<file path="design/flow/design.v">
`timescale 1ns/10ps
module DFF(clk, rst, D, Q);
input clk, rst;
input [17:0] D;
output reg [17:0] Q;
always @(posedge clk or posedge rst) begin
	if (rst) begin
	    Q <= 18'd0;
	end
	else begin
		Q <= D;
	end
end
endmodule
module FA(in1, in2, out);
input signed [15:0] in1;
input signed [17:0] in2;
output signed [17:0] out;
assign out = in1 + in2;
endmodule
`timescale 1ns/10ps
module SRRC(clk, rst, en, Din, Dout);
input clk, rst, en;
input [1:0] Din;
output [17:0] Dout;
wire signed [15:0] din;
wire signed [15:0] m [0:32];
wire [17:0] q [0:31]; 
wire [17:0] sum [0:31];
assign din = {Din, 14'd0};
assign m[0] = ~((din >>> 7) + (din >>> 9) + (din >>> 11)) + 1;
assign m[1] = ~((din >>> 8) + (din >>> 11) + (din >>> 13)) + 1;
assign m[2] = (din >>> 6) - (din >>> 8) - (din >>> 11) + (din >>> 14);
assign m[3] = (din >>> 6) + (din >>> 10) - (din >>> 12) - (din >>> 14);
assign m[4] = (din >>> 9) + (din >>> 12);
assign m[5] = ~((din >>> 6) + (din >>> 10) + (din >>> 12)) + 1;
assign m[6] = ~((din >>> 6) - (din >>> 9) + (din >>> 11) + (din >>> 14)) + 1;
assign m[7] = (din >>> 6) + (din >>> 9) - (din >>> 11) - (din >>> 13);
assign m[8] = (din >>> 4) - (din >>> 6) - (din >>> 8) + (din >>> 11) + (din >>> 14);
assign m[9] = (din >>> 6) - (din >>> 10) - (din >>> 13);
assign m[10] = ~((din >>> 4) + (din >>> 6) - (din >>> 10) - (din >>> 13)) + 1;
assign m[11] = ~((din >>> 3) + (din >>> 5) + (din >>> 9)) + 1;
assign m[12] = ~((din >>> 3) - (din >>> 6) - (din >>> 8) + (din >>> 13)) + 1;
assign m[13] = (din >>> 3) + (din >>> 5) + (din >>> 9) + (din >>> 11) - (din >>> 13);
assign m[14] = (din >>> 1) + (din >>> 4) + (din >>> 6) + (din >>> 9) - (din >>> 12) - (din >>> 14);
assign m[15] = din - (din >>> 5) + (din >>> 7) - (din >>> 9) - (din >>> 11) - (din >>> 13);
assign m[16] = din + (din >>> 3) + (din >>> 7) + (din >>> 9) - (din >>> 11);
assign m[17] = din - (din >>> 5) + (din >>> 7) - (din >>> 9) - (din >>> 11) - (din >>> 13);
assign m[18] = (din >>> 1) + (din >>> 4) + (din >>> 6) + (din >>> 9) - (din >>> 12) - (din >>> 14);
assign m[19] = (din >>> 3) + (din >>> 5) + (din >>> 9) + (din >>> 11) - (din >>> 13);
assign m[20] = ~((din >>> 3) - (din >>> 6) - (din >>> 8) + (din >>> 13)) + 1;
assign m[21] = ~((din >>> 3) + (din >>> 5) + (din >>> 9)) + 1;
assign m[22] = ~((din >>> 4) + (din >>> 6) - (din >>> 10) - (din >>> 13)) + 1;
assign m[23] = (din >>> 6) - (din >>> 10) - (din >>> 13);
assign m[24] = (din >>> 4) - (din >>> 6) - (din >>> 8) + (din >>> 11) + (din >>> 14);
assign m[25] = (din >>> 6) + (din >>> 9) - (din >>> 11) - (din >>> 13);
assign m[26] = ~((din >>> 6) - (din >>> 9) + (din >>> 11) + (din >>> 14)) + 1;
assign m[27] = ~((din >>> 6) + (din >>> 10) + (din >>> 12)) + 1;
assign m[28] = (din >>> 9) + (din >>> 12);
assign m[29] = (din >>> 6) + (din >>> 10) - (din >>> 12) - (din >>> 14);
assign m[30] = (din >>> 6) - (din >>> 8) - (din >>> 11) + (din >>> 14);
assign m[31] = ~((din >>> 8) + (din >>> 11) + (din >>> 13)) + 1;
assign m[32] = ~((din >>> 7) + (din >>> 9) + (din >>> 11)) + 1;
DFF u_DFF0 (.clk(clk), .rst(rst), .D(sum[1]), .Q(q[0]));
DFF u_DFF1 (.clk(clk), .rst(rst), .D(sum[2]), .Q(q[1]));
DFF u_DFF2 (.clk(clk), .rst(rst), .D(sum[3]), .Q(q[2]));
DFF u_DFF3 (.clk(clk), .rst(rst), .D(sum[4]), .Q(q[3]));
DFF u_DFF4 (.clk(clk), .rst(rst), .D(sum[5]), .Q(q[4]));
DFF u_DFF5 (.clk(clk), .rst(rst), .D(sum[6]), .Q(q[5]));
DFF u_DFF6 (.clk(clk), .rst(rst), .D(sum[7]), .Q(q[6]));
DFF u_DFF7 (.clk(clk), .rst(rst), .D(sum[8]), .Q(q[7]));
DFF u_DFF8 (.clk(clk), .rst(rst), .D(sum[9]), .Q(q[8]));
DFF u_DFF9 (.clk(clk), .rst(rst), .D(sum[10]), .Q(q[9]));
DFF u_DFF10 (.clk(clk), .rst(rst), .D(sum[11]), .Q(q[10]));
DFF u_DFF11 (.clk(clk), .rst(rst), .D(sum[12]), .Q(q[11]));
DFF u_DFF12 (.clk(clk), .rst(rst), .D(sum[13]), .Q(q[12]));
DFF u_DFF13 (.clk(clk), .rst(rst), .D(sum[14]), .Q(q[13]));
DFF u_DFF14 (.clk(clk), .rst(rst), .D(sum[15]), .Q(q[14]));
DFF u_DFF15 (.clk(clk), .rst(rst), .D(sum[16]), .Q(q[15]));
DFF u_DFF16 (.clk(clk), .rst(rst), .D(sum[17]), .Q(q[16]));
DFF u_DFF17 (.clk(clk), .rst(rst), .D(sum[18]), .Q(q[17]));
DFF u_DFF18 (.clk(clk), .rst(rst), .D(sum[19]), .Q(q[18]));
DFF u_DFF19 (.clk(clk), .rst(rst), .D(sum[20]), .Q(q[19]));
DFF u_DFF20 (.clk(clk), .rst(rst), .D(sum[21]), .Q(q[20]));
DFF u_DFF21 (.clk(clk), .rst(rst), .D(sum[22]), .Q(q[21]));
DFF u_DFF22 (.clk(clk), .rst(rst), .D(sum[23]), .Q(q[22]));
DFF u_DFF23 (.clk(clk), .rst(rst), .D(sum[24]), .Q(q[23]));
DFF u_DFF24 (.clk(clk), .rst(rst), .D(sum[25]), .Q(q[24]));
DFF u_DFF25 (.clk(clk), .rst(rst), .D(sum[26]), .Q(q[25]));
DFF u_DFF26 (.clk(clk), .rst(rst), .D(sum[27]), .Q(q[26]));
DFF u_DFF27 (.clk(clk), .rst(rst), .D(sum[28]), .Q(q[27]));
DFF u_DFF28 (.clk(clk), .rst(rst), .D(sum[29]), .Q(q[28]));
DFF u_DFF29 (.clk(clk), .rst(rst), .D(sum[30]), .Q(q[29]));
DFF u_DFF30 (.clk(clk), .rst(rst), .D(sum[31]), .Q(q[30]));
DFF u_DFF31 (.clk(clk), .rst(rst), .D({m[32][15], m[32][15], m[32]}), .Q(q[31]));
FA u_FA0 (.in1(m[0]), .in2(q[0]), .out(sum[0]));
FA u_FA1 (.in1(m[1]), .in2(q[1]), .out(sum[1]));
FA u_FA2 (.in1(m[2]), .in2(q[2]), .out(sum[2]));
FA u_FA3 (.in1(m[3]), .in2(q[3]), .out(sum[3]));
FA u_FA4 (.in1(m[4]), .in2(q[4]), .out(sum[4]));
FA u_FA5 (.in1(m[5]), .in2(q[5]), .out(sum[5]));
FA u_FA6 (.in1(m[6]), .in2(q[6]), .out(sum[6]));
FA u_FA7 (.in1(m[7]), .in2(q[7]), .out(sum[7]));
FA u_FA8 (.in1(m[8]), .in2(q[8]), .out(sum[8]));
FA u_FA9 (.in1(m[9]), .in2(q[9]), .out(sum[9]));
FA u_FA10 (.in1(m[10]), .in2(q[10]), .out(sum[10]));
FA u_FA11 (.in1(m[11]), .in2(q[11]), .out(sum[11]));
FA u_FA12 (.in1(m[12]), .in2(q[12]), .out(sum[12]));
FA u_FA13 (.in1(m[13]), .in2(q[13]), .out(sum[13]));
FA u_FA14 (.in1(m[14]), .in2(q[14]), .out(sum[14]));
FA u_FA15 (.in1(m[15]), .in2(q[15]), .out(sum[15]));
FA u_FA16 (.in1(m[16]), .in2(q[16]), .out(sum[16]));
FA u_FA17 (.in1(m[17]), .in2(q[17]), .out(sum[17]));
FA u_FA18 (.in1(m[18]), .in2(q[18]), .out(sum[18]));
FA u_FA19 (.in1(m[19]), .in2(q[19]), .out(sum[19]));
FA u_FA20 (.in1(m[20]), .in2(q[20]), .out(sum[20]));
FA u_FA21 (.in1(m[21]), .in2(q[21]), .out(sum[21]));
FA u_FA22 (.in1(m[22]), .in2(q[22]), .out(sum[22]));
FA u_FA23 (.in1(m[23]), .in2(q[23]), .out(sum[23]));
FA u_FA24 (.in1(m[24]), .in2(q[24]), .out(sum[24]));
FA u_FA25 (.in1(m[25]), .in2(q[25]), .out(sum[25]));
FA u_FA26 (.in1(m[26]), .in2(q[26]), .out(sum[26]));
FA u_FA27 (.in1(m[27]), .in2(q[27]), .out(sum[27]));
FA u_FA28 (.in1(m[28]), .in2(q[28]), .out(sum[28]));
FA u_FA29 (.in1(m[29]), .in2(q[29]), .out(sum[29]));
FA u_FA30 (.in1(m[30]), .in2(q[30]), .out(sum[30]));
FA u_FA31 (.in1(m[31]), .in2(q[31]), .out(sum[31]));
assign Dout = sum[0];
endmodule
module USI(clk, rst, en, lf_in, hf_out);
input clk, rst, en;
input [1:0] lf_in;
output reg [1:0] hf_out;
reg [1:0] switch;
always @(posedge clk or posedge rst) begin
	if (rst) begin
	    switch <= 2'd0;
	end
	else if(en) begin
		if(switch == 2'd3) begin
			switch <= 2'd0;
		end
		else begin
			switch <= switch + 2'd1;
		end
	end
	else begin
		switch <= switch;
	end
end
always @(posedge clk or posedge rst) begin
 	if (rst) begin
 	    hf_out <= 2'd0;
 	end
 	else if(en) begin
 		if(switch == 2'd2) begin
 			hf_out <= lf_in;
 		end
 		else begin
 			hf_out <= 2'd0;
 		end
 	end
 	else begin
 		hf_out <= hf_out;
 	end
 end 
endmodule
module SM(clk, rst, en, Din, I, Q);
input clk, rst, en;
input [1:0] Din;
output reg [1:0] I;
output reg [1:0] Q;
always @(posedge clk or posedge rst) begin
      if (rst) begin
          I <= 2'b00;
          Q <= 2'b00; 
      end
      else if(en) begin
            case(Din)
             0: begin
                  I <= 2'b01;
                  Q <= 2'b01;
             end
             1: begin
                  I <= 2'b01;
                  Q <= 2'b11;
             end
             2: begin
                  I <= 2'b11;
                  Q <= 2'b01;
             end
             3: begin
                  I <= 2'b11;
                  Q <= 2'b11;
             end
             default : begin
                  I <= I;
                  Q <= Q;
             end
            endcase
      end
      else begin
            I <= I;
            Q <= Q;
      end
end
endmodule
module SPC(clk, rst, en, Din, OUT);
input clk, rst, en;
input Din;
output reg [1:0] OUT;
reg swap;
always @(posedge clk or posedge rst) begin
	if (rst) begin
	    swap <= 1'd0;
	end
	else if(en) begin
		swap <= ~swap;
	end
	else begin
		swap <= swap;
	end
end
always @(posedge clk or posedge rst) begin
	if (rst) begin
	    OUT <= 2'd0;
	end
	else if(en) begin
		if(!swap) OUT[0] <= Din;
		else OUT <= (OUT << 1) | Din;
	end
	else begin
		OUT <= OUT;
	end
end
endmodule
`timescale 1ns/10ps
module QAM(clk, rst, en, Din, IFout);
input clk, rst, en;
input Din;
output reg signed [17:0] IFout;
wire [1:0] spc_out;
wire [1:0] sm_i;
wire [1:0] sm_q;
wire [1:0] lf_i;
wire [1:0] lf_q;
wire [1:0] usi_i;
wire [1:0] usi_q;
wire signed [17:0] srrc_i;
wire signed [17:0] srrc_q;
wire en0;
wire en1;
wire en2;
wire en3;
reg sm_ctrl;
reg [3:0] usi_ctrl;
reg [1:0] mix_cnt;
reg sync_i0, sync_i1, sync_q0, sync_q1;
reg ce2;
always @(posedge clk or posedge rst) begin
	if (rst) begin
	    ce2 <= 1'd0;
	end
	else begin
		ce2 <= ~ce2;
	end
end
assign en0 = en & ce2;
always @(posedge clk or posedge rst) begin
	if (rst) begin
	    sync_i0 <= 1'd0;
	    sync_q0 <= 1'd0; 
	end
	else begin
		sync_i0 <= sm_i[1];
		sync_q0 <= sm_q[1];
	end
end
always @(posedge clk or posedge rst) begin
	if (rst) begin
	    sync_i1 <= 1'd0;
	    sync_q1 <= 1'd0;
	end
	else begin
		sync_i1 <= sync_i0;
		sync_q1 <= sync_q0;
	end
end
always @(posedge clk or posedge rst) begin
	if (rst) begin
	    sm_ctrl <= 1'd0;
	end
	else if (ce2) begin
		sm_ctrl <= ~sm_ctrl;
	end
end
assign en1 = (sm_ctrl & ce2) ? 1'd1 : 1'd0;
always @(posedge clk or posedge rst) begin
	if (rst) begin
	    usi_ctrl <= 1'd0;
	end
	else if(en) begin
		if(usi_ctrl == 4'd8) usi_ctrl <= usi_ctrl;
		else usi_ctrl <= usi_ctrl + 4'd1;
	end
end
assign en2 = (usi_ctrl == 4'd8) ? 1'd1 : 1'd0;
assign en3 = 1'd1;
assign lf_i = {sync_i1, 1'd1};
assign lf_q = {sync_q1, 1'd1};
SPC u_SPC(.clk(clk),
	      .rst(rst),
	      .en(en0),
	      .Din(Din),
	      .OUT(spc_out)
	      );
SM u_SM(.clk(clk),
	    .rst(rst),
	    .en(en1),
	    .Din(spc_out),
	    .I(sm_i),
	    .Q(sm_q)
	    );
USI u_USI_i(.clk(clk),
	        .rst(rst),
	        .en(en2),
	        .lf_in(lf_i),
	        .hf_out(usi_i)
	        );
USI u_USI_q(.clk(clk),
	        .rst(rst),
	        .en(en2),
	        .lf_in(lf_q),
	        .hf_out(usi_q)
	        );
SRRC u_SRRC_i(.clk(clk),
	          .rst(rst),
	          .en(en3),
	          .Din(usi_i),
	          .Dout(srrc_i)
	          );
SRRC u_SRRC_q(.clk(clk),
	          .rst(rst),
	          .en(en3),
	          .Din(usi_q),
	          .Dout(srrc_q)
	          );
always @(posedge clk or posedge rst) begin
	if (rst) begin
	    mix_cnt <= 2'd0;
	end
	else if(en) begin
		if (mix_cnt == 2'd3) begin
			mix_cnt <= 2'd0;
		end
		else begin
			mix_cnt <= mix_cnt + 2'd1;
		end
	end
	else begin
		mix_cnt <= mix_cnt;
	end
end
always @(posedge clk or posedge rst) begin
	if (rst) begin
	    IFout <= 18'd0;
	end
	else if(en2) begin
		case(mix_cnt)
             3: begin
             	IFout <= srrc_i;
             end
             0: begin
             	IFout <= ~(srrc_q) + 18'd1;
             end
             1: begin
             	IFout <= ~(srrc_i) + 18'd1;
             end
             2: begin
             	IFout <= srrc_q;
             end
             default: begin
             	IFout <= IFout;
             end
		endcase
	end
	else begin
		IFout <= IFout;
	end
end
endmodule
</file>
<file path="design/flow/config.mk">
export PLATFORM = sky130hd
export DESIGN_NAME = QAM
export DESIGN_NICKNAME = QAM
export VERILOG_FILES = /design/flow/design.v
export SDC_FILE = /design/flow/constraint.sdc
export NUM_CORES = 4
export LEC_CHECK = 0
export CAP_MARGIN = 5
export CELL_PAD_IN_SITES_DETAIL_PLACEMENT = 0
export CORE_ASPECT_RATIO = 0.89
export CORE_MARGIN = 2
export CORE_UTILIZATION = 71
export MIN_ROUTING_LAYER = met1
export SETUP_SLACK_MARGIN = 0.77
export SLEW_MARGIN = 20
</file>
<file path="design/flow/constraint.sdc">
create_clock -name core_clock -period 2.59 [get_ports {clk}]
set_input_delay 0.5180 -clock core_clock [delete_from_list [all_inputs] [get_ports {clk}]]
set_output_delay 0.5180 -clock core_clock [all_outputs]
set_load 0.01 [all_outputs]
</file>
<file path="design/flow/run.sh">
#!/bin/bash
# the make line also repeats each setting of config.mk as NAME=value (left out here)
make -C /OpenROAD-flow-scripts/flow DESIGN_CONFIG=/design/flow/config.mk WORK_HOME=/design/flow/orfs CLKGATE_MAP_FILE= finish
</file>
==> flow_summary.json, run 1 <==
{
  "async_flop_share_pct": 100,
  "yosys_cells": 6881,
  "ys_types": 93,
  "ys_seq_share_pct": 40.1,
  "synthMuxAreaShare_pct": 0.260,
  "place_worst_setup_slack_ns": -1.30,
  "ys_top_cells_by_count": "1157 x dfrtp_1, 1041 x ha_1, 743 x xnor2_1, 535 x a21oi_1, 477 x nor2_1",
  "yosys-stat-area_um2": 72100,
  "edf_count": 0,
  "synth_area_um2": 72100,
  "synth-adder-area-share_pct": 19.8,
  "num_rows": 110,
  "dieWidth_um": 342,
  "hpwl_um": 138000,
  "synth.net_count": 7990,
  "top_cell": "dfrtp_1",
  "stop_stage": "clock tree synthesis",
  "outcome": "did not finish",
  "io_buffers": 21,
  "core_um2": 101000,
  "avgSynthCellArea_um2": 10.5,
  "synthAoiAreaFrac_pct": 15.3,
  "dieHeight_um": 305,
  "synth-xor-area-share_pct": 11.5,
  "logic_family": "adder cells",
  "error": "[ERROR DPL-0033] detailed placement checks failed during check placement.",
  "syn_inst": 6881,
  "top_cell_area_share_pct": 40.1,
  "ff_type": "dfrtp_1",
  "simple_gate_area_share_pct": 11.0,
  "die-area_um2": 104000,
  "place.gp.congestion": 0.905,
  "fp_util_pct": 71.5,
  "synth.area.top_cells": "dfrtp_1 40%, ha_1 18%, xnor2_1 9.0%",
  "io_pins": 22,
  "ys_ff": 1157,
  "post-synth-top-area-cell": "dfrtp_1",
  "synth_warnings": 6
}
-- per-stage QoR --
stage          area, µm²  cells  utilization [%]
2_1_floorplan      72200   6881                -
3_3_place_gp       88400  10100             87.7
3_5_place_dp       88400  10100             87.7
==> inputs of run 2 (changes only) <==
Settings changed: CAP_MARGIN 5 to 10, CELL_PAD_IN_SITES_DETAIL_PLACEMENT 0 to unset, CORE_ASPECT_RATIO 0.89 to unset, CORE_MARGIN 2 to 10, CORE_UTILIZATION 71 to 62, CTS_CLUSTER_SIZE set to 50, GPL_ROUTABILITY_DRIVEN set to 1, MIN_ROUTING_LAYER met1 to unset, PLACE_DENSITY_LB_ADDON set to 0.29, SETUP_SLACK_MARGIN 0.77 to 1.12, TNS_END_PERCENT set to 50.
Clock period 2.59 ns to 4.82 ns, I/O delays scaled along.
==> flow_summary.json, run 2 <==
{
  "max_stage_delay_ns": 0.39,
  "rsz0062_at_grt": "yes",
  "post_drt_wl_per_cell_um": 18.5,
  "critPathArrivalTime_ns": 4.58,
  "post-synth-top-area-cell": "dfrtp_1",
  "cp_top_family": "adder cells",
  "cp_max_fo": 5,
  "cts_tree": "built",
  "die-area_um2": 130000,
  "dieWidth_um": 361,
  "worstRegToRegCells": 16,
  "htree_levels": 4,
  "ys_types": 93,
  "warnings": 65,
  "syn_to_final_growth_pct": 15.1,
  "crit_type": "reg2reg",
  "core_um2": 116000,
  "reg2reg_to": "u_SRRC_i.u_DFF7.Q[16]$_DFF_PP0_",
  "path_depth": 16,
  "dpl.cell_count": 8491,
  "grt_pass1_wl_um": 263000,
  "ys_ff": 1157,
  "critPathBufInv": 3,
  "finClkSkew_ns": 0.0300,
  "synthMuxAreaShare_pct": 0.260,
  "endpoint_kind": "flop",
  "vias": 53000,
  "grt.total_usage_pct": 24.0,
  "final_util_pct": 71.6,
  "cts_sinks": 1157,
  "dieHeight_um": 361,
  "hold_slack_ns": 0.323,
  "setup_tns_ns": 0,
  "ff_type": "dfrtp_1",
  "fin_cells": 8873,
  "setup_viol_count_final": 0,
  "ctsRootBufferMaster": "clkbuf_16",
  "async_flop_share_pct": 100,
  "cap_violations": 0,
  "maxSlewHeadroom_pct": 28.2,
  "ys_seq_share_pct": 40.1,
  "synth_area_um2": 72100,
  "grt_pass1_vias": 54300,
  "yosys_cells": 6881,
  "simple_gate_area_share_pct": 11.0,
  "synth.area.top_cells": "dfrtp_1 40%, ha_1 18%, xnor2_1 9.0%",
  "worst_pin_slew_ns": 1.07,
  "synthAoiAreaFrac_pct": 15.3,
  "avgViaCountPerCell": 5.97,
  "outcome": "no timing/DRC/antenna violations",
  "synth-xor-area-share_pct": 11.5,
  "avgSynthCellArea_um2": 10.5,
  "place_area_um2": 75100,
  "finalNetCount": 8356,
  "drc_errors": 0,
  "hold_end": "u_SRRC_q.u_DFF8.Q[0]$_DFF_PP0_",
  "yosys-stat-area_um2": 72100,
  "top_cell": "dfrtp_1",
  "logic_family": "adder cells",
  "startpoint": "u_USI_i.hf_out[1]$_DFFE_PP0P_",
  "crit_end": "u_SRRC_i.u_DFF7.Q[16]$_DFF_PP0_",
  "top_cell_area_share_pct": 40.1,
  "num_rows": 125,
  "synth_warnings": 6,
  "hold_class": "reg2reg",
  "reg2reg_from": "u_USI_i.hf_out[1]$_DFFE_PP0P_",
  "fp_util_pct": 62.3,
  "detail-route-antenna-nets": 0,
  "reg2reg_slack_ns": 0.93,
  "drv_slew": 0,
  "startpoint_type": "flop",
  "ys_top_cells_by_count": "1157 x dfrtp_1, 1041 x ha_1, 743 x xnor2_1, 535 x a21oi_1, 477 x nor2_1",
  "finalHoldViolCount": 0,
  "synth-adder-area-share_pct": 19.8,
  "cts_buffer_depth": 3,
  "cp.required_ns": 5.51,
  "fmax_mhz": 257,
  "path_cells": "clkinvlp_4 > buf_12 > ha_4 > nor2_4 > inv_1 > ha_4 > ha_4 > a311oi_2 > o31ai_1 > xnor2_1 > ha_1 > and2_4 > a22o_4 > or3_1 > a21oi_2 > xnor2_1",
  "clkSlewWorstSetupHoldPaths_ns": 0.06,
  "fin_crit_sh_pct": 80.8,
  "grt_max_degree": 156,
  "worstSkewPairLatency_ns": 0.76,
  "grt-ovfl-total": 0,
  "cpMostUsedCell": "ha_4",
  "fin_crit_ns": 3.89,
  "synth.net_count": 7990,
  "edf_count": 0,
  "hold_depth": 0,
  "drt-total-wl_um": 164000,
  "syn_inst": 6881,
  "slowest_stage": "dfrtp_2",
  "hpwl_um": 107000,
  "io_buffers": 21,
  "dr.pass1.iters": 6,
  "antenna_found_initial": 1,
  "hp-start": "u_SRRC_q.u_DFF9.Q[0]$_DFF_PP0_",
  "numCtsBuffers": 130,
  "place.gp.congestion": 0.889,
  "io_pins": 22,
  "first_iter_violations": 3212,
  "ctsHoldBuffers": 0,
  "design_area_um2": 83000
}
## run 2: cell type report
type	count	area, µm²
clock buffer	199	3980
timing repair buffer	263	2700
fill	7661	32900
multi-input combinational	5345	43700
sequential	1157	29000
inverter	349	1340
clock inverter	34	408
tap	1524	1910
timing repair inverter	1	7.51
antenna	1	2.50
## run 2: per-layer routing
layer,wire length [µm],GRT usage [%],vias to the layer above
li1,-,-,25400
met2,81900,42.3,1139
met3,6260,3.08,400
met5,0,0,-
met1,69400,29.9,26000
met4,6830,9.21,0
## run 2: through the flow
step           setup slack [ns]
2_1_floorplan            -12.12
3_3_place_gp              0.571
3_5_place_dp              0.448
4_1_cts                   0.991
5_1_grt                   0.869
6_report                  0.926
## run 2: timing repair
item | in CTS | in global routing
gates resized | 141 | 292
setup buffers | 58 | 82
gates cloned | 6 | 2
endpoints found under the setup margin | 291 | 211
pin swaps | 27 | 105
==> inputs of run 3 (changes only) <==
Settings changed: CAP_MARGIN 10 to 15, CORE_MARGIN 10 to 2, CORE_UTILIZATION 62 to 72, CTS_CLUSTER_DIAMETER set to 390, CTS_CLUSTER_SIZE 50 to unset, GPL_ROUTABILITY_DRIVEN 1 to unset, HOLD_SLACK_MARGIN set to -0.09, PLACE_DENSITY_LB_ADDON 0.29 to unset, SETUP_SLACK_MARGIN 1.12 to 0.41, TNS_END_PERCENT 50 to 30.
Clock period 4.82 ns to 3.73 ns, I/O delays scaled along.
==> flow_summary.json, run 3 <==
{
  "num_rows": 116,
  "worstRegToRegCells": 16,
  "nFillCells": 4800,
  "post_drt_wl_per_cell_um": 21.3,
  "place.gp.congestion": 0.901,
  "ys_ff": 1157,
  "grt_pass1_wl_um": 283000,
  "synth-xor-area-share_pct": 11.5,
  "diodes": 0,
  "cp_top_family": "AND-OR/OR-AND gates",
  "worstSkewPairLatency_ns": 0.77,
  "cp_max_fo": 6,
  "path_depth": 16,
  "ys_top_cells_by_count": "1157 x dfrtp_1, 1041 x ha_1, 743 x xnor2_1, 535 x a21oi_1, 477 x nor2_1",
  "antenna_found_initial": 1,
  "fin_crit_ns": 3.85,
  "drt-total-wl_um": 193000,
  "synth-adder-area-share_pct": 19.8,
  "reg2reg_slack_ns": -0.12,
  "grt.total_usage_pct": 33.8,
  "post-synth-top-area-cell": "dfrtp_1",
  "grt-ovfl-total": 0,
  "fp_util_pct": 72.4,
  "outcome": "failed layout checks",
  "numCtsBuffers": 130,
  "top_cell_area_share_pct": 40.1,
  "reg2reg_to": "u_SRRC_q.u_DFF22.Q[14]$_DFF_PP0_",
  "setup_viol_count_final": 7,
  "setup_tns_ns": -0.502,
  "dr.pass1.iters": 6,
  "final_util_pct": 87.8,
  "fmax_mhz": 259,
  "cts_buffer_depth": 3,
  "io_buffers": 21,
  "ff_type": "dfrtp_1",
  "cts_tree": "built",
  "ys_types": 93,
  "vias": 57500,
  "dieWidth_um": 321,
  "finalHoldViolCount": 0,
  "ctsRootBufferMaster": "clkbuf_16",
  "finalNetCount": 8796,
  "drv_slew": 0,
  "hp-start": "u_SRRC_q.u_DFF21.Q[4]$_DFF_PP0_",
  "critPathBufInv": 4,
  "cp.required_ns": 4.38,
  "top_cell": "dfrtp_1",
  "synth.net_count": 7990,
  "crit_type": "reg2reg",
  "finClkSkew_ns": 0.0271,
  "htree_levels": 4,
  "hpwl_um": 115000,
  "synth.area.top_cells": "dfrtp_1 40%, ha_1 18%, xnor2_1 9.0%",
  "first_iter_violations": 4041,
  "core_um2": 99700,
  "violatedChecks": "setup timing",
  "avgSynthCellArea_um2": 10.5,
  "ff_latch_area_um2": 29000,
  "logic_family": "adder cells",
  "dieHeight_um": 321,
  "fin_ws_ns": -0.124,
  "ctsHoldBuffers": 0,
  "syn_inst": 6881,
  "simple_gate_area_share_pct": 11.0,
  "hold_depth": 0,
  "grt_pass1_vias": 57600,
  "syn_to_final_growth_pct": 21.3,
  "synth_warnings": 6,
  "worst_pin_slew_ns": 0.996,
  "hold_end": "u_SRRC_q.u_DFF20.Q[4]$_DFF_PP0_",
  "slowest_stage": "nor3_1",
  "warnings": 63,
  "yosys-stat-area_um2": 72100,
  "drc_errors": 0,
  "startpoint": "u_USI_q.hf_out[1]$_DFFE_PP0P_",
  "maxSlewHeadroom_pct": 33.3,
  "ys_seq_share_pct": 40.1,
  "die-area_um2": 103000,
  "fin_crit_sh_pct": 103,
  "yosys_cells": 6881,
  "clkSlewWorstSetupHoldPaths_ns": 0.07,
  "final-comb-area_um2": 44900,
  "reg2reg_from": "u_USI_q.hf_out[1]$_DFFE_PP0P_",
  "cpMostUsedCell": "buf_12",
  "place_worst_setup_slack_ns": -0.0705,
  "io_pins": 22,
  "synthAoiAreaFrac_pct": 15.3,
  "path_cells": "clkinvlp_4 > ha_4 > buf_12 > buf_12 > buf_12 > ha_1 > a21o_1 > a21oi_1 > o21bai_1 > a21oi_2 > o21bai_1 > a311oi_1 > nor3_1 > and2_1 > o21ai_0 > a221oi_1",
  "critPathArrivalTime_ns": 4.50,
  "async_flop_share_pct": 100,
  "cts_sinks": 1157,
  "max_stage_delay_ns": 0.53,
  "avgViaCountPerCell": 6.32,
  "edf_count": 0,
  "grt_max_degree": 132,
  "rsz0062_at_grt": "yes",
  "detail-route-antenna-nets": 0,
  "synthMuxAreaShare_pct": 0.260,
  "cap_violations": 0,
  "crit_end": "u_SRRC_q.u_DFF22.Q[14]$_DFF_PP0_",
  "startpoint_type": "flop",
  "hold_class": "reg2reg",
  "synth_area_um2": 72100,
  "endpoint_kind": "flop"
}
## run 3: per-stage QoR
step	area, µm²	hold WS (ns)	instances
5_1_grt	87500	0.352	9088
4_1_cts	84700	0.342	9002
6_report	87500	0.346	9088
3_3_place_gp	78000	0.333	8654
3_5_place_dp	78000	0.335	8654
2_1_floorplan	72100	0.331	6881
## run 3: layout make-up
type                    instances  area share [%]
multi-input cells            5345            51.3
repair buffers                704            7.30
clock inverters                45           0.546
clock buffers                 190            4.36
well taps                    1298            1.86
inverters                     349            1.52
flip-flops and latches       1157            33.1
## run 3: what timing repair did
action,4_1_cts,5_1_grt
cloned,10,4
hold endpoints to repair,0,0
setup buffers,103,82
gates resized,280,441
setup endpoints to repair,286,382
pin swaps,150,237
## run 3: routing by layer
metal / global-route usage, % / up-vias / routed length [µm]
li1: - / 26300 / -
met5: 0 / - / 0
met2: 59.4 / 2090 / 96500
met4: 15.9 / 0 / 11300
met3: 4.78 / 766 / 10600
met1: 41.2 / 28300 / 74900
==> inputs of run 4 (changes only) <==
Settings changed: ABC_AREA set to 1, CAP_MARGIN 15 to 30, CORE_ASPECT_RATIO set to 0.5, CTS_CLUSTER_DIAMETER 390 to 90, CTS_CLUSTER_SIZE set to 94, HOLD_SLACK_MARGIN -0.09 to unset, SETUP_SLACK_MARGIN 0.41 to 0.7, TNS_END_PERCENT 30 to unset.
Clock period 3.73 ns to 2.35 ns, I/O delays scaled along.
==> flow_summary.json, run 4 <==
{
  "outcome": "did not finish",
  "stop_stage": "clock tree synthesis",
  "error": "[ERROR DPL-0033] detailed placement checks failed during check placement.",
  "ys_types": 51,
  "ff_type": "dfrtp_1",
  "synthMuxAreaShare_pct": 0.0152,
  "edf_count": 0,
  "dieWidth_um": 457,
  "core_um2": 102000,
  "top_cell_area_share_pct": 39.2,
  "synthAoiAreaFrac_pct": 12.9,
  "ys_ff": 1157,
  "synth-xor-area-share_pct": 11.6,
  "synth.net_count": 9178,
  "syn_inst": 8069,
  "io_pins": 22,
  "place_worst_setup_slack_ns": -1.47,
  "hpwl_um": 170000,
  "synth-adder-area-share_pct": 19.3,
  "dieHeight_um": 231,
  "fp_util_pct": 72.4,
  "synth.area.top_cells": "dfrtp_1 39%, ha_1 18%, xor2_1 8.7%",
  "io_buffers": 21,
  "yosys-stat-area_um2": 74000,
  "simple_gate_area_share_pct": 13.1,
  "synth_warnings": 6,
  "avgSynthCellArea_um2": 9.16,
  "async_flop_share_pct": 100,
  "top_cell": "nand2_1",
  "num_rows": 83,
  "ys_seq_share_pct": 39.2,
  "die-area_um2": 105000,
  "synth_area_um2": 74000,
  "ys_top_cells_by_count": "1503 x nand2_1, 1157 x dfrtp_1, 1041 x ha_1, 968 x a21oi_1, 734 x xor2_1",
  "post-synth-top-area-cell": "dfrtp_1",
  "place.gp.congestion": 0.939,
  "logic_family": "adder cells",
  "yosys_cells": 8069
}
run 4: metrics by stage:
step | hold slack [ns] | cell area, µm² | std cells | utilization [%]
after floorplan | 0.331 | 74000 | 8069 | -
after global placement | 0.332 | 93000 | 11600 | 91.0
after detailed placement | 0.335 | 93000 | 11600 | 91.0
==> inputs of run 5 (changes only) <==
Settings changed: CAP_MARGIN 30 to 5, CELL_PAD_IN_SITES_DETAIL_PLACEMENT set to 0, CORE_ASPECT_RATIO 0.5 to 0.89, CTS_CLUSTER_DIAMETER 90 to unset, CTS_CLUSTER_SIZE 94 to 15, MIN_ROUTING_LAYER set to met1, PLACE_DENSITY_LB_ADDON set to 0.08, SETUP_SLACK_MARGIN 0.7 to 0.37.
Clock period 2.35 ns to 0.998 ns, I/O delays scaled along.
==> flow_summary.json, run 5 <==
{
  "post-synth-top-area-cell": "dfrtp_1",
  "simple_gate_area_share_pct": 13.1,
  "place.gp.congestion": 0.976,
  "synthAoiAreaFrac_pct": 12.9,
  "dieHeight_um": 306,
  "outcome": "did not finish",
  "core_um2": 101000,
  "hpwl_um": 191000,
  "synth-adder-area-share_pct": 19.3,
  "ys_seq_share_pct": 39.2,
  "avgSynthCellArea_um2": 9.16,
  "die-area_um2": 105000,
  "ff_type": "dfrtp_1",
  "synth_warnings": 6,
  "dpl.cell_count": 11700,
  "syn_inst": 8069,
  "ys_ff": 1157,
  "num_rows": 110,
  "dieWidth_um": 344,
  "synth.net_count": 9178,
  "synth_area_um2": 74000,
  "synthMuxAreaShare_pct": 0.0152,
  "synth-xor-area-share_pct": 11.6,
  "fp_util_pct": 72.9,
  "error": "[ERROR DPL-0038] Utilization greater than 100%, impossible to legalize",
  "yosys_cells": 8069,
  "top_cell_area_share_pct": 39.2,
  "logic_family": "adder cells",
  "ys_types": 51,
  "place_area_um2": 93900,
  "top_cell": "nand2_1",
  "yosys-stat-area_um2": 74000,
  "io_pins": 22,
  "stop_stage": "clock tree synthesis",
  "ys_top_cells_by_count": "1503 x nand2_1, 1157 x dfrtp_1, 1041 x ha_1, 968 x a21oi_1, 734 x xor2_1",
  "edf_count": 0,
  "io_buffers": 21,
  "async_flop_share_pct": 100,
  "synth.area.top_cells": "dfrtp_1 39%, ha_1 18%, xor2_1 8.7%"
}
run 5: metrics by stage:
stage	setup WS, ns	setup TNS, ns	util [%]	hold slack (ns)
3_5_place_dp	-3.01	-2174.66	92.6	0.335
3_3_place_gp	-2.46	-1979.33	92.6	0.331
2_1_floorplan	-15.18	-	-	0.296
==> inputs of run 6 (changes only) <==
Settings changed: ABC_AREA 1 to unset, CAP_MARGIN 5 to 20, CELL_PAD_IN_SITES_DETAIL_PLACEMENT 0 to unset, CORE_ASPECT_RATIO 0.89 to unset, CTS_CLUSTER_DIAMETER set to 400, CTS_CLUSTER_SIZE 15 to unset, MIN_ROUTING_LAYER met1 to unset, PLACE_DENSITY_LB_ADDON 0.08 to unset, SETUP_SLACK_MARGIN 0.37 to unset.
Clock period 0.998 ns to 3.16 ns, I/O delays scaled along.
==> flow_summary.json, run 6 <==
{
  "synth-adder-area-share_pct": 19.8,
  "synth-xor-area-share_pct": 11.5,
  "ys_seq_share_pct": 40.1,
  "post-synth-top-area-cell": "dfrtp_1",
  "synth_warnings": 6,
  "logic_family": "adder cells",
  "cts_sinks": 1157,
  "cts_buffer_depth": 3,
  "ctsRootBufferMaster": "clkbuf_16",
  "simple_gate_area_share_pct": 11.0,
  "synth.net_count": 7990,
  "edf_count": 0,
  "dieHeight_um": 321,
  "outcome": "did not finish",
  "stop_stage": "global routing",
  "hpwl_um": 130000,
  "yosys-stat-area_um2": 72100,
  "core_um2": 99700,
  "ys_top_cells_by_count": "1157 x dfrtp_1, 1041 x ha_1, 743 x xnor2_1, 535 x a21oi_1, 477 x nor2_1",
  "num_rows": 116,
  "synth_area_um2": 72100,
  "place.gp.congestion": 0.904,
  "dieWidth_um": 321,
  "async_flop_share_pct": 100,
  "synthAoiAreaFrac_pct": 15.3,
  "io_pins": 22,
  "top_cell_area_share_pct": 40.1,
  "synth.area.top_cells": "dfrtp_1 40%, ha_1 18%, xnor2_1 9.0%",
  "ys_ff": 1157,
  "top_cell": "dfrtp_1",
  "synthMuxAreaShare_pct": 0.260,
  "ys_types": 93,
  "numCtsBuffers": 132,
  "syn_inst": 6881,
  "fp_util_pct": 72.4,
  "die-area_um2": 103000,
  "yosys_cells": 6881,
  "io_buffers": 21,
  "htree_levels": 4,
  "avgSynthCellArea_um2": 10.5,
  "ff_type": "dfrtp_1"
}
==> run 6: what timing repair did <==
item,4_1_cts
cloned,0
hold buffers,0
setup buffers,101
endpoints found under the hold margin,0
resized,483
pin swaps,214
endpoints found under the setup margin,435
==> run 6: metrics by stage <==
step / TNS, ns / instances / setup WS [ns] / area (µm²)
CTS: -64.97 / 9869 / -0.407 / 92000
floorplan: - / 6881 / -13.45 / 72200
global placement: -73.36 / 9538 / -0.554 / 84600
detailed placement: -118.15 / 9538 / -0.700 / 84600
==> inputs of run 7 (changes only) <==
Settings changed: CAP_MARGIN 20 to 5, CELL_PAD_IN_SITES_DETAIL_PLACEMENT set to 0, CORE_ASPECT_RATIO set to 0.89, CTS_CLUSTER_DIAMETER 400 to unset, MIN_ROUTING_LAYER set to met1, SETUP_SLACK_MARGIN set to -0.32.
Clock period 3.16 ns to 3.09 ns, I/O delays scaled along.
==> flow_summary.json, run 7 <==
{
  "synthMuxAreaShare_pct": 0.260,
  "synth-xor-area-share_pct": 11.5,
  "numCtsBuffers": 116,
  "io_buffers": 21,
  "hpwl_um": 130000,
  "synthAoiAreaFrac_pct": 15.3,
  "die-area_um2": 103000,
  "simple_gate_area_share_pct": 11.0,
  "synth.area.top_cells": "dfrtp_1 40%, ha_1 18%, xnor2_1 9.0%",
  "core_um2": 99300,
  "place_worst_setup_slack_ns": -0.765,
  "ys_top_cells_by_count": "1157 x dfrtp_1, 1041 x ha_1, 743 x xnor2_1, 535 x a21oi_1, 477 x nor2_1",
  "ys_ff": 1157,
  "htree_levels": 3,
  "error": "[ERROR GRT-0232] Routing congestion too high. Check the congestion heatmap in the GUI.",
  "ys_types": 93,
  "post-synth-top-area-cell": "dfrtp_1",
  "io_pins": 22,
  "ff_type": "dfrtp_1",
  "edf_count": 0,
  "synth-adder-area-share_pct": 19.8,
  "avgSynthCellArea_um2": 10.5,
  "logic_family": "adder cells",
  "syn_inst": 6881,
  "async_flop_share_pct": 100,
  "outcome": "did not finish",
  "grt-ovfl-total": 623,
  "fp_util_pct": 72.7,
  "yosys_cells": 6881,
  "top_cell_area_share_pct": 40.1,
  "ys_seq_share_pct": 40.1,
  "yosys-stat-area_um2": 72100,
  "grt.total_usage_pct": 84.5,
  "cts_buffer_depth": 3,
  "place.gp.congestion": 0.911,
  "synth_warnings": 6,
  "top_cell": "dfrtp_1",
  "ctsRootBufferMaster": "clkbuf_16",
  "dieWidth_um": 340,
  "synth_area_um2": 72100,
  "cts_sinks": 1157,
  "stop_stage": "global routing",
  "dieHeight_um": 303,
  "synth.net_count": 7990,
  "num_rows": 109,
  "dpl.cell_count": 9641
}
[run 7: metrics by stage]
step,area [µm²],util (%)
floorplan,72200,-
global placement,85300,85.9
detailed placement,85300,85.9
CTS,92700,93.4
[run 7: timing repair]
item                       CTS
setup buffers              128
setup endpoints to repair  299
hold buffers                 0
gates cloned                 4
pin swaps                  236
resized                    556
[run 7: per-layer routing]
| layer | overflow | track usage, % |
|---|---|---|
| met5 | 6 | 39.0 |
| met4 | 264 | 92.6 |
| met2 | 329 | 99.2 |
| met1 | 7 | 81.6 |
| met3 | 17 | 71.5 |
==> inputs of run 8 (changes only) <==
Settings changed: ABC_AREA set to 0, CAP_MARGIN 5 to 20, CELL_PAD_IN_SITES_DETAIL_PLACEMENT 0 to unset, CORE_ASPECT_RATIO 0.89 to unset, CTS_CLUSTER_SIZE set to 14, MIN_ROUTING_LAYER met1 to unset, PLACE_DENSITY_LB_ADDON set to 0.24, SETUP_SLACK_MARGIN -0.32 to 1.01, TNS_END_PERCENT set to 5.
Clock period 3.09 ns to 3.48 ns, I/O delays scaled along.
==> flow_summary.json, run 8 <==
{
  "async_flop_share_pct": 100,
  "synthMuxAreaShare_pct": 0.260,
  "logic_family": "adder cells",
  "top_cell_area_share_pct": 40.1,
  "numCtsBuffers": 121,
  "syn_inst": 6881,
  "htree_levels": 3,
  "dieHeight_um": 321,
  "ctsHoldBuffers": 0,
  "yosys_cells": 6881,
  "io_pins": 22,
  "ff_type": "dfrtp_1",
  "cts_buffer_depth": 3,
  "cts_sinks": 1157,
  "hpwl_um": 121000,
  "ctsRootBufferMaster": "clkbuf_16",
  "synth-xor-area-share_pct": 11.5,
  "io_buffers": 21,
  "synthAoiAreaFrac_pct": 15.3,
  "die-area_um2": 103000,
  "ys_seq_share_pct": 40.1,
  "yosys-stat-area_um2": 72100,
  "core_um2": 99700,
  "synth_warnings": 6,
  "synth-adder-area-share_pct": 19.8,
  "top_cell": "dfrtp_1",
  "dieWidth_um": 321,
  "synth_area_um2": 72100,
  "stop_stage": "global routing",
  "edf_count": 0,
  "ys_ff": 1157,
  "num_rows": 116,
  "place.gp.congestion": 0.921,
  "synth.net_count": 7990,
  "place_worst_setup_slack_ns": -0.336,
  "fp_util_pct": 72.4,
  "post-synth-top-area-cell": "dfrtp_1",
  "ys_types": 93,
  "dpl.cell_count": 9004,
  "avgSynthCellArea_um2": 10.5,
  "simple_gate_area_share_pct": 11.0,
  "ys_top_cells_by_count": "1157 x dfrtp_1, 1041 x ha_1, 743 x xnor2_1, 535 x a21oi_1, 477 x nor2_1",
  "synth.area.top_cells": "dfrtp_1 40%, ha_1 18%, xnor2_1 9.0%",
  "outcome": "did not finish"
}
[run 8: stage by stage]
stage	cell area [µm²]
after floorplan	72100
after global placement	80500
after detailed placement	80500
after CTS	88100
[run 8: repair_timing]
action	in CTS
endpoints found under the setup margin	751
setup buffers	134
gates cloned	1
pin swaps	202
gates resized	464
==> inputs of run 9 (changes only) <==
Settings changed: ABC_AREA 0 to 1, CTS_CLUSTER_DIAMETER set to 400, CTS_CLUSTER_SIZE 14 to 96, PLACE_DENSITY set to 0.37, PLACE_DENSITY_LB_ADDON 0.24 to unset, SETUP_SLACK_MARGIN 1.01 to -0.15, TNS_END_PERCENT 5 to unset.
Clock period 3.48 ns to 2.74 ns, I/O delays scaled along.
==> flow_summary.json, run 9 <==
{
  "place_area_um2": 90200,
  "avgSynthCellArea_um2": 9.16,
  "place_worst_setup_slack_ns": -0.931,
  "simple_gate_area_share_pct": 13.1,
  "synth-xor-area-share_pct": 11.6,
  "place.gp.congestion": 0.983,
  "synth_area_um2": 74000,
  "num_rows": 117,
  "post-synth-top-area-cell": "dfrtp_1",
  "core_um2": 102000,
  "ys_top_cells_by_count": "1503 x nand2_1, 1157 x dfrtp_1, 1041 x ha_1, 968 x a21oi_1, 734 x xor2_1",
  "stop_stage": "clock tree synthesis",
  "ys_ff": 1157,
  "synth.net_count": 9178,
  "ys_types": 51,
  "outcome": "did not finish",
  "yosys-stat-area_um2": 74000,
  "async_flop_share_pct": 100,
  "hpwl_um": 162000,
  "top_cell": "nand2_1",
  "yosys_cells": 8069,
  "io_pins": 22,
  "ff_type": "dfrtp_1",
  "edf_count": 0,
  "dieHeight_um": 324,
  "syn_inst": 8069,
  "error": "[ERROR DPL-0033] detailed placement checks failed during check placement.",
  "fp_util_pct": 72.6,
  "top_cell_area_share_pct": 39.2,
  "synth.area.top_cells": "dfrtp_1 39%, ha_1 18%, xor2_1 8.7%",
  "synthAoiAreaFrac_pct": 12.9,
  "dieWidth_um": 324,
  "io_buffers": 21,
  "logic_family": "adder cells",
  "synthMuxAreaShare_pct": 0.0152,
  "die-area_um2": 105000,
  "synth-adder-area-share_pct": 19.3,
  "ys_seq_share_pct": 39.2,
  "synth_warnings": 6
}
run 9: through the flow:
step,cells,TNS [ns]
3_5_place_dp,11300,-216.41
2_1_floorplan,8069,-
3_3_place_gp,11300,-141.81
==> inputs of run 10 (changes only) <==
Settings changed: CAP_MARGIN 20 to 5, CELL_PAD_IN_SITES_DETAIL_PLACEMENT set to 0, CORE_ASPECT_RATIO set to 0.89, CTS_CLUSTER_DIAMETER 400 to unset, CTS_CLUSTER_SIZE 96 to 31, MIN_ROUTING_LAYER set to met1, PLACE_DENSITY 0.37 to 0.64, SETUP_SLACK_MARGIN -0.15 to -0.19.
Clock period 2.74 ns to 2.94 ns, I/O delays scaled along.
==> flow_summary.json, run 10 <==
{
  "hpwl_um": 150000,
  "yosys-stat-area_um2": 74000,
  "async_flop_share_pct": 100,
  "synth.net_count": 9178,
  "dpl.cell_count": 10900,
  "simple_gate_area_share_pct": 13.1,
  "grt-ovfl-total": 86,
  "grt.total_usage_pct": 71.1,
  "core_um2": 101000,
  "syn_inst": 8069,
  "ys_ff": 1157,
  "io_pins": 22,
  "ys_top_cells_by_count": "1503 x nand2_1, 1157 x dfrtp_1, 1041 x ha_1, 968 x a21oi_1, 734 x xor2_1",
  "synth-xor-area-share_pct": 11.6,
  "ff_type": "dfrtp_1",
  "place.gp.congestion": 1.00,
  "synthAoiAreaFrac_pct": 12.9,
  "top_cell": "nand2_1",
  "ctsRootBufferMaster": "clkbuf_16",
  "stop_stage": "global routing",
  "dieHeight_um": 306,
  "synthMuxAreaShare_pct": 0.0152,
  "post-synth-top-area-cell": "dfrtp_1",
  "logic_family": "adder cells",
  "outcome": "did not finish",
  "synth_warnings": 6,
  "ctsHoldBuffers": 0,
  "die-area_um2": 105000,
  "cts_sinks": 1157,
  "ys_seq_share_pct": 39.2,
  "place_worst_setup_slack_ns": -0.831,
  "io_buffers": 21,
  "top_cell_area_share_pct": 39.2,
  "synth-adder-area-share_pct": 19.3,
  "cts_buffer_depth": 3,
  "fp_util_pct": 72.9,
  "htree_levels": 3,
  "avgSynthCellArea_um2": 9.16,
  "synth.area.top_cells": "dfrtp_1 39%, ha_1 18%, xor2_1 8.7%",
  "dieWidth_um": 344,
  "error": "[ERROR GRT-0232] Routing congestion too high. Check the congestion heatmap in the GUI.",
  "ys_types": 51,
  "place_area_um2": 87300,
  "yosys_cells": 8069,
  "edf_count": 0,
  "synth_area_um2": 74000,
  "num_rows": 110,
  "numCtsBuffers": 117
}
[run 10: repair_timing]
item,in CTS
gates resized,494
buffers inserted,69
endpoints found under the setup margin,411
cloned,9
pin swaps,107
endpoints found under the hold margin,0
[run 10: metal layers]
| layer | track usage (%) | overflow |
|---|---|---|
| met5 | 39.5 | 0 |
| met1 | 72.8 | 0 |
| met4 | 63.1 | 40 |
| met2 | 88.6 | 39 |
| met3 | 54.6 | 7 |
[run 10: through the flow]
stage	hold slack, ns	util [%]
detailed placement	0.336	86.1
global placement	0.332	86.1
floorplan	0.331	-
CTS	0.308	92.7
==> inputs of run 11 (changes only) <==
Settings changed: CTS_CLUSTER_SIZE 31 to 80, SETUP_SLACK_MARGIN -0.19 to 0.99, SLEW_MARGIN 20 to 40.
Clock period 2.94 ns to 3.73 ns, I/O delays scaled along.
==> flow_summary.json, run 11 <==
{
  "place.gp.congestion": 0.941,
  "ys_seq_share_pct": 39.2,
  "finClkSkew_ns": 0.0418,
  "ys_ff": 1157,
  "ys_types": 51,
  "path_cells": "inv_2 > ha_4 > nor2_4 > inv_2 > ha_4 > ha_4 > nand3_4 > nand3_4 > xnor2_4 > ha_4 > nand2_2 > nor2_1 > nand2_1 > o2111ai_2 > a21oi_2 > nor2_2 > nor2_2 > xor2_1",
  "fin_crit_ns": 4.56,
  "post-synth-top-area-cell": "dfrtp_1",
  "dpl.cell_count": 9554,
  "hold_end": "u_SRRC_q.u_DFF10.Q[3]$_DFF_PP0_",
  "avgViaCountPerCell": 6.73,
  "synth.net_count": 9178,
  "clkSlewWorstSetupHoldPaths_ns": 0.08,
  "finalNetCount": 9708,
  "critPathBufInv": 2,
  "htree_levels": 3,
  "worst_pin_slew_ns": 1.01,
  "grt_pass1_vias": 63800,
  "worstSkewPairLatency_ns": 0.77,
  "final-comb-area_um2": 45800,
  "setup_viol_count_final": 9,
  "vias": 67600,
  "endpoint_kind": "flop",
  "top_cell_area_share_pct": 39.2,
  "startpoint_type": "flop",
  "synth-adder-area-share_pct": 19.3,
  "worstRegToRegCells": 18,
  "maxSlewHeadroom_pct": 32.4,
  "hpwl_um": 125000,
  "drt-total-wl_um": 249000,
  "grt_max_degree": 142,
  "antenna_found_initial": 12,
  "io_buffers": 21,
  "ff_type": "dfrtp_1",
  "finalHoldViolCount": 0,
  "detail-route-antenna-nets": 0,
  "cts_sinks": 1157,
  "cpMostUsedCell": "ha_4",
  "drv_slew": 0,
  "dieHeight_um": 306,
  "startpoint": "u_USI_i.hf_out[0]$_DFFE_PP0P_",
  "critPathArrivalTime_ns": 5.26,
  "hold_depth": 0,
  "synth.area.top_cells": "dfrtp_1 39%, ha_1 18%, xor2_1 8.7%",
  "nFillCells": 4711,
  "fmax_mhz": 220,
  "hold_slack_ns": 0.347,
  "edf_count": 0,
  "yosys-stat-area_um2": 74000,
  "rsz0062_at_grt": "yes",
  "reg2reg_to": "u_SRRC_i.u_DFF7.Q[16]$_DFF_PP0_",
  "fin_crit_sh_pct": 122,
  "max_stage_delay_ns": 0.49,
  "yosys_cells": 8069,
  "crit_type": "reg2reg",
  "outcome": "failed layout checks",
  "fin_cells": 10000,
  "post_drt_wl_per_cell_um": 24.8,
  "core_um2": 101000,
  "dr.pass1.iters": 13,
  "num_rows": 110,
  "hp-start": "u_SRRC_q.u_DFF11.Q[3]$_DFF_PP0_",
  "ys_top_cells_by_count": "1503 x nand2_1, 1157 x dfrtp_1, 1041 x ha_1, 968 x a21oi_1, 734 x xor2_1",
  "syn_to_final_growth_pct": 19.1,
  "synth-xor-area-share_pct": 11.6,
  "cp.required_ns": 4.43,
  "slowest_stage": "dfrtp_2",
  "numCtsBuffers": 118,
  "io_pins": 22,
  "reg2reg_from": "u_USI_i.hf_out[0]$_DFFE_PP0P_",
  "simple_gate_area_share_pct": 13.1,
  "synthMuxAreaShare_pct": 0.0152,
  "reg2reg_slack_ns": -0.83,
  "warnings": 77,
  "grt.total_usage_pct": 39.2,
  "violatedChecks": "setup timing",
  "dieWidth_um": 344,
  "logic_family": "adder cells",
  "cts_tree": "built",
  "crit_end": "u_SRRC_i.u_DFF7.Q[16]$_DFF_PP0_",
  "drc_errors": 0,
  "cap_violations": 0,
  "setup_tns_ns": -1.81,
  "grt_pass1_wl_um": 331000,
  "avgSynthCellArea_um2": 9.16,
  "ctsRootBufferMaster": "clkbuf_16",
  "fin_ws_ns": -0.826,
  "synth_warnings": 6,
  "final_util_pct": 86.8,
  "cp_top_family": "simple AND/OR/NAND/NOR gates",
  "hold_class": "reg2reg",
  "grt-ovfl-total": 0,
  "first_iter_violations": 8636,
  "async_flop_share_pct": 100,
  "fp_util_pct": 72.9,
  "cts_buffer_depth": 3,
  "synthAoiAreaFrac_pct": 12.9,
  "synth_area_um2": 74000,
  "die-area_um2": 105000,
  "path_depth": 18,
  "top_cell": "nand2_1",
  "ff_latch_area_um2": 29000,
  "cp_max_fo": 6,
  "syn_inst": 8069
}
[run 11: stage by stage]
stage	cell area (µm²)	worst slack (ns)
floorplan	74000	-12.99
global route	88100	-0.825
CTS	84900	0.487
detailed placement	77200	-0.0686
global placement	77200	0.128
finish	88100	-0.826
[run 11: timing repair]
item / in CTS / in global routing
gates resized: 454 / 460
cloned: 13 / 10
hold buffers: 0 / 0
setup buffers: 133 / 113
pin swaps: 126 / 161
hold endpoints to repair: 0 / 0
endpoints found under the setup margin: 581 / 580
[run 11: cell type report]
class | instances | area share [%]
antenna | 7 | 0.0199
clock buffer | 161 | 3.86
clock inverter | 55 | 0.935
inverter | 711 | 3.06
multi-input combinational | 6173 | 52.0
sequential | 1157 | 32.9
tap | 1344 | 1.91
timing repair buffer | 438 | 5.30
[run 11: layer usage]
layer  share of wire (%)  track usage, %  up-vias
li1                    -               -    28700
met1                  36            50.0    31800
met2                  43            63.3     5054
met3                  11            7.44     2048
met4                 9.2            21.0        4
met5               0.010               0        -
==> inputs of run 12 (changes only) <==
Settings changed: ABC_AREA 1 to unset, CAP_MARGIN 5 to 20, CELL_PAD_IN_SITES_DETAIL_PLACEMENT 0 to unset, CORE_ASPECT_RATIO 0.89 to unset, CORE_UTILIZATION 72 to 64, CTS_CLUSTER_SIZE 80 to unset, MAX_ROUTING_LAYER set to met4, MIN_ROUTING_LAYER met1 to unset, PLACE_DENSITY 0.64 to unset, SETUP_SLACK_MARGIN 0.99 to 0.88, SLEW_MARGIN 40 to 20.
Clock period 3.73 ns to 2.95 ns, I/O delays scaled along.
==> flow_summary.json, run 12 <==
{
  "max_stage_delay_ns": 0.40,
  "fmax_mhz": 264,
  "num_rows": 123,
  "path_depth": 16,
  "syn_inst": 6881,
  "drc_errors": 0,
  "critPathArrivalTime_ns": 4.44,
  "vias": 62200,
  "endpoint_kind": "flop",
  "synth_warnings": 6,
  "cp_max_fo": 36,
  "htree_levels": 4,
  "dr.pass1.iters": 5,
  "reg2reg_to": "u_SRRC_q.u_DFF22.Q[17]$_DFF_PP0_",
  "worstRegToRegCells": 16,
  "synth.net_count": 7990,
  "numCtsBuffers": 133,
  "outcome": "failed layout checks",
  "hold_class": "in2async",
  "simple_gate_area_share_pct": 11.0,
  "die-area_um2": 115000,
  "yosys_cells": 6881,
  "drt-total-wl_um": 215000,
  "dieWidth_um": 340,
  "maxSlewHeadroom_pct": 51.2,
  "io_buffers": 21,
  "fin_crit_ns": 3.78,
  "crit_end": "u_SRRC_q.u_DFF22.Q[17]$_DFF_PP0_",
  "synth-xor-area-share_pct": 11.5,
  "startpoint": "u_USI_q.hf_out[1]$_DFFE_PP0P_",
  "grt_pass1_wl_um": 305000,
  "first_iter_violations": 3839,
  "grt_max_degree": 116,
  "critPathBufInv": 6,
  "finClkSkew_ns": 0.0249,
  "edf_count": 0,
  "ff_type": "dfrtp_1",
  "warnings": 67,
  "worst_pin_slew_ns": 0.732,
  "top_cell_area_share_pct": 40.1,
  "core_um2": 112000,
  "cap_violations": 0,
  "clkSlewWorstSetupHoldPaths_ns": 0.06,
  "grt.total_usage_pct": 32.9,
  "cts_sinks": 1157,
  "cts_tree": "built",
  "reg2reg_from": "u_USI_q.hf_out[1]$_DFFE_PP0P_",
  "async_flop_share_pct": 100,
  "antenna_found_initial": 1,
  "post_drt_wl_per_cell_um": 20.5,
  "synth-adder-area-share_pct": 19.8,
  "fin_ws_ns": -0.833,
  "fin_crit_sh_pct": 128,
  "worstSkewPairLatency_ns": 0.75,
  "rsz0062_at_grt": "yes",
  "finalNetCount": 9972,
  "cpMostUsedCell": "buf_6",
  "place_worst_setup_slack_ns": -0.977,
  "ys_top_cells_by_count": "1157 x dfrtp_1, 1041 x ha_1, 743 x xnor2_1, 535 x a21oi_1, 477 x nor2_1",
  "finalHoldViolCount": 0,
  "startpoint_type": "flop",
  "slowest_stage": "dfrtp_2",
  "cp.required_ns": 3.61,
  "syn_to_final_growth_pct": 37.8,
  "grt_pass1_vias": 62200,
  "synth.area.top_cells": "dfrtp_1 40%, ha_1 18%, xnor2_1 9.0%",
  "setup_viol_count_final": 500,
  "place.gp.congestion": 0.892,
  "synth_area_um2": 72100,
  "cp_top_family": "AND-OR/OR-AND gates",
  "detail-route-antenna-nets": 0,
  "post-synth-top-area-cell": "dfrtp_1",
  "design_area_um2": 99400,
  "synthAoiAreaFrac_pct": 15.3,
  "ys_seq_share_pct": 40.1,
  "io_pins": 22,
  "hpwl_um": 122000,
  "top_cell": "dfrtp_1",
  "fp_util_pct": 64.3,
  "synthMuxAreaShare_pct": 0.260,
  "logic_family": "adder cells",
  "ctsHoldBuffers": 0,
  "crit_type": "reg2reg",
  "yosys-stat-area_um2": 72100,
  "dieHeight_um": 340,
  "place_area_um2": 86200,
  "path_cells": "clkinvlp_4 > buf_6 > buf_6 > ha_4 > buf_4 > buf_6 > nor2_4 > buf_12 > ha_1 > and2_1 > a22o_1 > a311oi_2 > nor2_1 > a211o_1 > a21oi_2 > xnor2_1",
  "drv_slew": 0,
  "cts_buffer_depth": 3,
  "violatedChecks": "setup timing",
  "ys_ff": 1157,
  "ys_types": 93,
  "grt-ovfl-total": 0,
  "ctsRootBufferMaster": "clkbuf_16",
  "avgViaCountPerCell": 5.94,
  "reg2reg_slack_ns": -0.83,
  "avgSynthCellArea_um2": 10.5
}
## run 12: cell type report
cell class,count,area [µm²]
Clock inverter,44,642
Timing Repair Buffer,1876,15600
Inverter,349,1350
Tap cell,1500,1880
Sequential cell,1157,29000
Timing Repair inverter,1,6.26
Fill cell,5122,12800
Multi-Input combinational cell,5345,47200
Antenna cell,2,5.00
Clock buffer,193,3830
## run 12: metrics by stage
stage	std cells	util (%)	hold slack, ns	TNS [ns]
final	10500	88.6	0.310	-178.82
after detailed placement	9925	76.9	0.335	-189.89
after global routing	10500	88.6	0.330	-235.05
after floorplan	6881	-	0.331	-
after CTS	10300	84.2	0.279	-130.88
after global placement	9925	76.9	0.332	-159.14
## run 12: repair_timing
item | CTS | global route
hold endpoints to repair | 0 | 0
setup endpoints to repair | 902 | 914
resized | 554 | 725
setup buffers | 138 | 152
pin swaps | 288 | 447
cloned | 3 | 10
## run 12: per-layer routing
metal | vias up | track usage [%] | wire [µm]
li1 | 28600 | - | -
met1 | 30700 | 38.5 | 82700
met2 | 1987 | 57.5 | 109000
met3 | 811 | 3.88 | 10200
met4 | 0 | 13.2 | 12600
met5 | - | - | 0
==> inputs of run 13 (changes only) <==
Settings changed: CORE_UTILIZATION 64 to 10, MAX_ROUTING_LAYER met4 to unset, SETUP_SLACK_MARGIN 0.88 to unset.
Clock period 2.95 ns to 5.38 ns, I/O delays scaled along.
==> flow_summary.json, run 13 <==
{
  "top_cell": "dfrtp_1",
  "slowest_stage": "xnor2_1",
  "dieHeight_um": 853,
  "logic_family": "adder cells",
  "synth.net_count": 7990,
  "setup_viol_count_final": 0,
  "yosys-stat-area_um2": 72100,
  "endpoint_kind": "flop",
  "critPathBufInv": 2,
  "simple_gate_area_share_pct": 11.0,
  "crit_end": "u_SRRC_i.u_DFF7.Q[17]$_DFF_PP0_",
  "cts_setup_buffers": 0,
  "hp-start": "u_SRRC_i.u_DFF11.Q[4]$_DFF_PP0_",
  "hpwl_um": 115000,
  "dieWidth_um": 853,
  "synth-adder-area-share_pct": 19.8,
  "fin_crit_ns": 4.80,
  "ys_seq_share_pct": 40.1,
  "cp_top_family": "adder cells",
  "vias": 50100,
  "cts_buffer_depth": 3,
  "hold_end": "u_SRRC_i.u_DFF10.Q[4]$_DFF_PP0_",
  "reg2reg_slack_ns": 0.58,
  "edf_count": 0,
  "place.gp.congestion": 0.782,
  "fin_crit_sh_pct": 89.3,
  "syn_inst": 6881,
  "cp.required_ns": 6.09,
  "dpl.cell_count": 16500,
  "cap_violations": 0,
  "reg2reg_from": "u_USI_i.hf_out[1]$_DFFE_PP0P_",
  "warnings": 75,
  "cp_max_fo": 12,
  "ctsHoldBuffers": 0,
  "grt.total_usage_pct": 4.34,
  "fp_util_pct": 10.0,
  "first_iter_violations": 2620,
  "drv_slew": 0,
  "top_cell_area_share_pct": 40.1,
  "max_stage_delay_ns": 0.53,
  "numCtsBuffers": 138,
  "dr.pass1.iters": 5,
  "worst_pin_slew_ns": 1.14,
  "post-synth-top-area-cell": "dfrtp_1",
  "yosys_cells": 6881,
  "syn_to_final_growth_pct": 24.6,
  "grt_pass1_wl_um": 264000,
  "synthMuxAreaShare_pct": 0.260,
  "hold_class": "reg2reg",
  "ctsRootBufferMaster": "clkbuf_16",
  "finClkSkew_ns": 0.0689,
  "worstSkewPairLatency_ns": 0.83,
  "fmax_mhz": 208,
  "io_pins": 22,
  "setup_tns_ns": 0,
  "synth_area_um2": 72100,
  "cts_tree": "built",
  "fin_cells": 16800,
  "num_rows": 312,
  "post_drt_wl_per_cell_um": 9.45,
  "path_cells": "inv_1 > ha_1 > nor2_4 > inv_1 > ha_1 > ha_1 > a311oi_1 > o31ai_1 > xnor2_1 > ha_1 > and2_1 > a22o_1 > a311oi_1 > a21oi_1 > xnor2_1",
  "avgSynthCellArea_um2": 10.5,
  "cpMostUsedCell": "ha_1",
  "detail-route-antenna-nets": 0,
  "synth-xor-area-share_pct": 11.5,
  "startpoint": "u_USI_i.hf_out[1]$_DFFE_PP0P_",
  "postCtsResizedCells": 0,
  "worstRegToRegCells": 15,
  "io_buffers": 21,
  "avgViaCountPerCell": 2.99,
  "grt_pass1_vias": 51500,
  "reg2reg_to": "u_SRRC_i.u_DFF7.Q[17]$_DFF_PP0_",
  "hold_depth": 0,
  "startpoint_type": "flop",
  "synth.area.top_cells": "dfrtp_1 40%, ha_1 18%, xnor2_1 9.0%",
  "ff_type": "dfrtp_1",
  "drc_errors": 0,
  "ys_ff": 1157,
  "synth_warnings": 6,
  "antenna_found_initial": 5,
  "critPathArrivalTime_ns": 5.51,
  "rsz0062_at_grt": "no",
  "final_util_pct": 12.5,
  "ys_top_cells_by_count": "1157 x dfrtp_1, 1041 x ha_1, 743 x xnor2_1, 535 x a21oi_1, 477 x nor2_1",
  "finalNetCount": 8199,
  "maxSlewHeadroom_pct": 23.4,
  "path_depth": 15,
  "ys_types": 93,
  "finalHoldViolCount": 0,
  "htree_levels": 4,
  "core_um2": 720000,
  "die-area_um2": 728000,
  "crit_type": "reg2reg",
  "grt_max_degree": 165,
  "drt-total-wl_um": 159000,
  "synthAoiAreaFrac_pct": 15.3,
  "outcome": "no timing/DRC/antenna violations",
  "async_flop_share_pct": 100,
  "cts_sinks": 1157,
  "grt-ovfl-total": 0,
  "clkSlewWorstSetupHoldPaths_ns": 0.06
}
-- run 13: layout make-up --
| type | instances | area, µm² |
|---|---|---|
| Antenna cell | 2 | 5.00 |
| Multi-Input combinational cell | 5345 | 41800 |
| Fill cell | 81400 | 630000 |
| Sequential cell | 1157 | 29000 |
| Clock buffer | 194 | 3940 |
| Timing Repair Buffer | 99 | 996 |
| Clock inverter | 54 | 816 |
| Inverter | 349 | 1310 |
| Tap cell | 9577 | 12000 |
-- run 13: layer usage --
metal / wire, µm / vias up / global-route usage, %
li1: - / 25100 / -
met1: 73800 / 24300 / 5.45
met2: 76000 / 510 / 7.55
met3: 4530 / 236 / 0.678
met4: 4280 / 0 / 1.43
met5: 0 / - / 0
-- run 13: stage by stage --
step	instance area [µm²]	setup WS (ns)	hold slack, ns
2_1_floorplan	72200	-11.67	0.331
4_1_cts	89900	0.609	0.310
3_5_place_dp	85100	0.666	0.335
3_3_place_gp	85100	0.752	0.331
5_1_grt	89900	0.292	0.331
6_report	89900	0.578	0.317
